Design top, start of the top module:
module top(
input clk,
input rst,
input  [31:0] b_rdata,
output [31:0] b_wdata,
output [31:0] addr,
output [3:0] we,
output en,
output rstout
    );
wire inst_valid;
wire [63:0] p_rdata;
wire [31:0] p_wdata;
wire done;
assign rstout = ~rst;
processor po(
        .clk(clk),
        .rst(rstout),
        .inst_valid(inst_valid),
        .p_rdata(p_rdata),
        .p_wdata(p_wdata),
        .done(done)
    );
controller co(
        .clk(clk),
        .rst(rstout),
        .done(done),
        .p_wdata(p_wdata),
        .b_rdata(b_rdata),
        .b_wdata(b_wdata),   
        .p_rdata(p_rdata),
        .addr(addr),
        .inst_valid(inst_valid),
        .we(we),
        .en(en)
    );
endmodule
export LEC_CHECK = 0
export CAP_MARGIN = 15
export CELL_PAD_IN_SITES_DETAIL_PLACEMENT = 1
export CELL_PAD_IN_SITES_GLOBAL_PLACEMENT = 0
export CORE_ASPECT_RATIO = 1.76
export CORE_MARGIN = 9
export CORE_UTILIZATION = 22
export CTS_CLUSTER_SIZE = 28
export HOLD_SLACK_MARGIN = 0.03
export MAX_ROUTING_LAYER = met4
export MIN_ROUTING_LAYER = met2
export SETUP_SLACK_MARGIN = -0.44
export SLEW_MARGIN = 20
export TNS_END_PERCENT = 65
create_clock -name core_clock -period 6.0 [get_ports {clk}]
run.sh (not shown) runs the stock make flow with config.mk's settings and CLKGATE_MAP_FILE=.
Then changed:
- ABC_AREA: unset -> 0
- CAP_MARGIN: 15 -> 20
- CELL_PAD_IN_SITES_DETAIL_PLACEMENT: 1 -> unset
- CELL_PAD_IN_SITES_GLOBAL_PLACEMENT: 0 -> unset
- CORE_ASPECT_RATIO: 1.76 -> unset
- CORE_MARGIN: 9 -> 2
- CORE_UTILIZATION: 22 -> 61
- CTS_CLUSTER_SIZE: 28 -> unset
- GPL_ROUTABILITY_DRIVEN: unset -> 1
- HOLD_SLACK_MARGIN: 0.03 -> unset
- MIN_ROUTING_LAYER: met2 -> unset
- SETUP_SLACK_MARGIN: -0.44 -> 0.55
- TNS_END_PERCENT: 65 -> unset
- clock period: 6.0 -> 3.11 ns (I/O delays scaled with it)
The changed run finished but fails on negative setup slack.
Cell area came out higher by a few percent.
Routed wire length fell by a quarter to a third.
Clock-buffer cell count rose by 5.
Worst setup slack loses 2400 ps.
Core utilization came out higher by 51 points.
Combinational power increases by well over a third.
Power climbs by well over a third.
Area after synthesis stays the same.
Then changed:
- ABC_AREA: 0 -> 1
- CORE_UTILIZATION: 61 -> 71
- GPL_ROUTABILITY_DRIVEN: 1 -> unset
- MAX_ROUTING_LAYER: met4 -> unset
- SETUP_SLACK_MARGIN: 0.55 -> unset
- clock period: 3.11 -> 7.03 ns (I/O delays scaled with it)
=> Now the flow finished with timing, DRC and antenna clean; power decreases by well over a third; cell area decreases by a few percent; hold slack degrades by 28 ps; final cell count increases by a quarter to a third; setup slack improves by 3300 ps; synthesized area increases by a little under a tenth; routed wire length increases by a few percent.

========
== lane 1 ==
top again, from the RTL that the note above started with.
==> flow/config.mk <==
export PLATFORM = sky130hd
export DESIGN_NAME = top
export DESIGN_NICKNAME = top
export VERILOG_FILES = /design/flow/design.v
export SDC_FILE = /design/flow/constraint.sdc
export NUM_CORES = 4
export LEC_CHECK = 0
export ABC_AREA = 1
export CAP_MARGIN = 20
export CORE_ASPECT_RATIO = 0.89
export CORE_MARGIN = 2
export CORE_UTILIZATION = 72
export CTS_CLUSTER_DIAMETER = 63
export CTS_CLUSTER_SIZE = 37
export PLACE_DENSITY_LB_ADDON = 0.24
export SETUP_SLACK_MARGIN = 1.4
export SLEW_MARGIN = 20
==> flow/constraint.sdc <==
create_clock -name core_clock -period 4.75 [get_ports {clk}]
set_input_delay 0.9500 -clock core_clock [delete_from_list [all_inputs] [get_ports {clk}]]
set_output_delay 0.9500 -clock core_clock [all_outputs]
set_load 0.01 [all_outputs]
The final report for lane 1 shows a completed flow and a layout that fails verification, specifically setup timing.
Edits applied to the flow inputs when going from lane 1 to lane 2:
==> flow/config.mk <==
export PLATFORM = sky130hd
export DESIGN_NAME = top
export DESIGN_NICKNAME = top
export VERILOG_FILES = /design/flow/design.v
export SDC_FILE = /design/flow/constraint.sdc
export NUM_CORES = 4
export LEC_CHECK = 0
export CAP_MARGIN = 20
export CORE_MARGIN = 2
export CORE_UTILIZATION = 40
export CTS_CLUSTER_SIZE = 53
export SLEW_MARGIN = 20
export TNS_END_PERCENT = 50
==> flow/constraint.sdc <==
create_clock -name core_clock -period 6.0 [get_ports {clk}]
set_input_delay 1.2000 -clock core_clock [delete_from_list [all_inputs] [get_ports {clk}]]
set_output_delay 1.2000 -clock core_clock [all_outputs]
set_load 0.01 [all_outputs]
Notes after the runs:
- Complete run, failing final checks: lane 1, reason setup timing.
- Lane 2: full flow OK, the timing, design-rule and antenna checks passed
- Looking at relative area change from synthesis to final layout, lane 2 sits below lane 1.
- STATUS maximum clock rate: lane 2 loses against lane 1
- From lane 1 to lane 2 the numbers moved as follows: clock group share of total power now sits higher; buffer-and-inverter tally for the worst setup path shows a reduction of 1; sequential share of layout area climbed 3.7 points.
- Largest fanout on the critical path, lane 1 and lane 2, lower one = lane 1.
- Looking at multi-input logic portion of the cell area across lane 1 and lane 2, the one that comes out higher is lane 2.
- Total detailed-routing wirelength (lane 2 / lane 1): 0.842
Modified inputs, lane 3 compared to lane 2
diff --git a/flow/config.mk b/flow/config.mk
--- a/flow/config.mk
+++ b/flow/config.mk
@@ -9,5 +9,5 @@
 export CORE_MARGIN = 2
-export CORE_UTILIZATION = 40
-export CTS_CLUSTER_SIZE = 53
+export CORE_UTILIZATION = 67
+export GPL_ROUTABILITY_DRIVEN = 1
+export MAX_ROUTING_LAYER = met4
 export SLEW_MARGIN = 20
-export TNS_END_PERCENT = 50
==> flow/constraint.sdc <==
create_clock -name core_clock -period 4.57 [get_ports {clk}]
set_input_delay 0.9140 -clock core_clock [delete_from_list [all_inputs] [get_ports {clk}]]
set_output_delay 0.9140 -clock core_clock [all_outputs]
set_load 0.01 [all_outputs]
## What came out
Relative to lane 2, worst vdd rail ir drop has increased by 110% in lane 3. Higher power goes to lane 3 over lane 2. Depth of the critical timing path with buffers and inverters included: lane 3 vs lane 2 up 1. The flow for lane 3 finished, though final verification flagged setup timing.
For lane 4, these inputs were changed with respect to lane 3:
diff --git a/flow/config.mk b/flow/config.mk
--- a/flow/config.mk
+++ b/flow/config.mk
@@ -9,5 +9,5 @@
 export CORE_MARGIN = 2
-export CORE_UTILIZATION = 67
-export GPL_ROUTABILITY_DRIVEN = 1
-export MAX_ROUTING_LAYER = met4
+export CORE_UTILIZATION = 72
+export CTS_CLUSTER_DIAMETER = 29
+export CTS_CLUSTER_SIZE = 35
 export SLEW_MARGIN = 20
==> flow/constraint.sdc <==
create_clock -name core_clock -period 4.0 [get_ports {clk}]
set_input_delay 0.8000 -clock core_clock [delete_from_list [all_inputs] [get_ports {clk}]]
set_output_delay 0.8000 -clock core_clock [all_outputs]
set_load 0.01 [all_outputs]
[summary]
Nothing crashed in lane 4 and all stages finished; the problem is that the final layout failed, the offending checks being setup timing.
Utilization in lane 4 is 11 points higher than in lane 3
Lane 4 against lane 3; final weighted congestion of routability-driven global placement is up by a few percent.
Timing startpoint of the critical path = po.B_0[4]: lane 4; timing startpoint of the critical path = po.A_0[1]: lane 3
Total design power for lane 4 is higher than for lane 3.
The total routed wirelength of lane 4 exceeds that of lane 3 by about 18%.
Critical path depth in cells in lane 4 is 2 below lane 3.
Taking lane 4 over lane 3, the non-clock buffer count ratio works out to 1.08.
Compared with lane 3, average via count per standard cell in lane 4 increased by a little under 10%.
Lane 4 vs lane 3: cell area after layout up by a few percent
Lane 3 and lane 4 ended up with roughly the same adder and majority gate portion of the synthesized area.
Looking at leakage power of the design, lane 4 sits 4.8% higher than lane 3 does.
Relative to lane 4, the following input files were edited for lane 5:
diff --git a/flow/config.mk b/flow/config.mk
--- a/flow/config.mk
+++ b/flow/config.mk
@@ -9,5 +9,4 @@
 export CORE_MARGIN = 2
-export CORE_UTILIZATION = 72
-export CTS_CLUSTER_DIAMETER = 29
-export CTS_CLUSTER_SIZE = 35
+export CORE_UTILIZATION = 70
+export CTS_CLUSTER_DIAMETER = 63
 export SLEW_MARGIN = 20
==> flow/constraint.sdc <==
create_clock -name core_clock -period 4.75 [get_ports {clk}]
set_input_delay 0.9500 -clock core_clock [delete_from_list [all_inputs] [get_ports {clk}]]
set_output_delay 0.9500 -clock core_clock [all_outputs]
set_load 0.01 [all_outputs]
Notes after the runs:
- The runs compared here, lane 4 and lane 5, all ended either early or with open violations.
- In lane 4 the implementation completed, yet the final layout does not meet the checks, the culprit being setup timing.
- Lane 5: complete, dirty (setup timing)
- Clock network power: lane 5 vs lane 4 down about 50%
- Between lane 4 and lane 5, the flow reports power decreasing by more than a quarter.
- For total number of vias, dividing the value from lane 5 by the value from lane 4 gives 0.921.
- In the flow results for lane 5 and lane 4, the total number of cells along the worst setup path is larger on lane 5.
- Per the comparison of lane 5 with lane 4, worst hold margin did not really move, total routing resource utilization after global routing moved down.
- [compare] base=lane 4 new=lane 5: clock network fraction of total power saw a decrease; cell area saw a decrease; fraction of area in non-clock buffers saw a decrease.

========
top again, from the RTL that the note above started with.
export LEC_CHECK = 0
export ABC_AREA = 1
export CAP_MARGIN = 20
export CELL_PAD_IN_SITES_DETAIL_PLACEMENT = 0
export CORE_ASPECT_RATIO = 1.11
export CORE_MARGIN = 3
export CORE_UTILIZATION = 47
export MAX_ROUTING_LAYER = met5
export MIN_ROUTING_LAYER = met1
export PLACE_DENSITY = 0.65
export SLEW_MARGIN = 0
export TNS_END_PERCENT = 55
create_clock -name core_clock -period 7.27 [get_ports {clk}]
Next try:
ABC_AREA = not set   (was 1)
CELL_PAD_IN_SITES_DETAIL_PLACEMENT = not set   (was 0)
CORE_ASPECT_RATIO = not set   (was 1.11)
CORE_MARGIN = 2   (was 3)
CORE_UTILIZATION = 72   (was 47)
CTS_CLUSTER_DIAMETER = 28   (was not set)
MAX_ROUTING_LAYER = not set   (was met5)
MIN_ROUTING_LAYER = not set   (was met1)
PLACE_DENSITY = not set   (was 0.65)
SETUP_SLACK_MARGIN = 0.5   (was not set)
SLEW_MARGIN = 20   (was 0)
TNS_END_PERCENT = not set   (was 55)
clock period = 4.93 ns   (was 7.27 ns; I/O delays follow)
The new run finished with negative setup slack left.
Setup slack gets worse by 1.8 ns.
Clock-buffer cell count went up by 39.
Final area went up by 1.5%.
Sequential power went up by 51%.
Die size went down by 40%.
Wire length went up by 7.7%.
Via count went down by 7.7%.
Power went up by 93%.
Next try:
CORE_UTILIZATION = 40   (was 72)
CTS_CLUSTER_DIAMETER = not set   (was 28)
SETUP_SLACK_MARGIN = not set   (was 0.5)
clock period = 5.68 ns   (was 4.93 ns; I/O delays follow)
What happened: The new run completed with no timing, DRC or antenna violations. Fmax fell slightly. Die area is higher by well over a third. Non-clock buffer count drops by 54. Wire length goes down by about a fifth. Setup slack gains 0.68 ns. Global-route usage decreases by 21 points.
Next try:
CORE_UTILIZATION = 68   (was 40)
clock period = 4.93 ns   (was 5.68 ns; I/O delays follow)
Outcome: The changed run finished but fails on negative setup slack. Power went up by 7.5%. Hold slack gains 0.020 ns. Setup slack got worse by 0.65 ns. Sequential power came out higher by 16%. Cell area rises by 0.53%. Non-clock buffer count rises by 52. Via count came out higher by 4.9%. Synthesized area is unchanged. Synthesized cell count stays the same. Clock-buffer cell count fell by 2. Clock power is lower by about 2%.
No activity file was given, so power comes from the tool's default toggle rates.
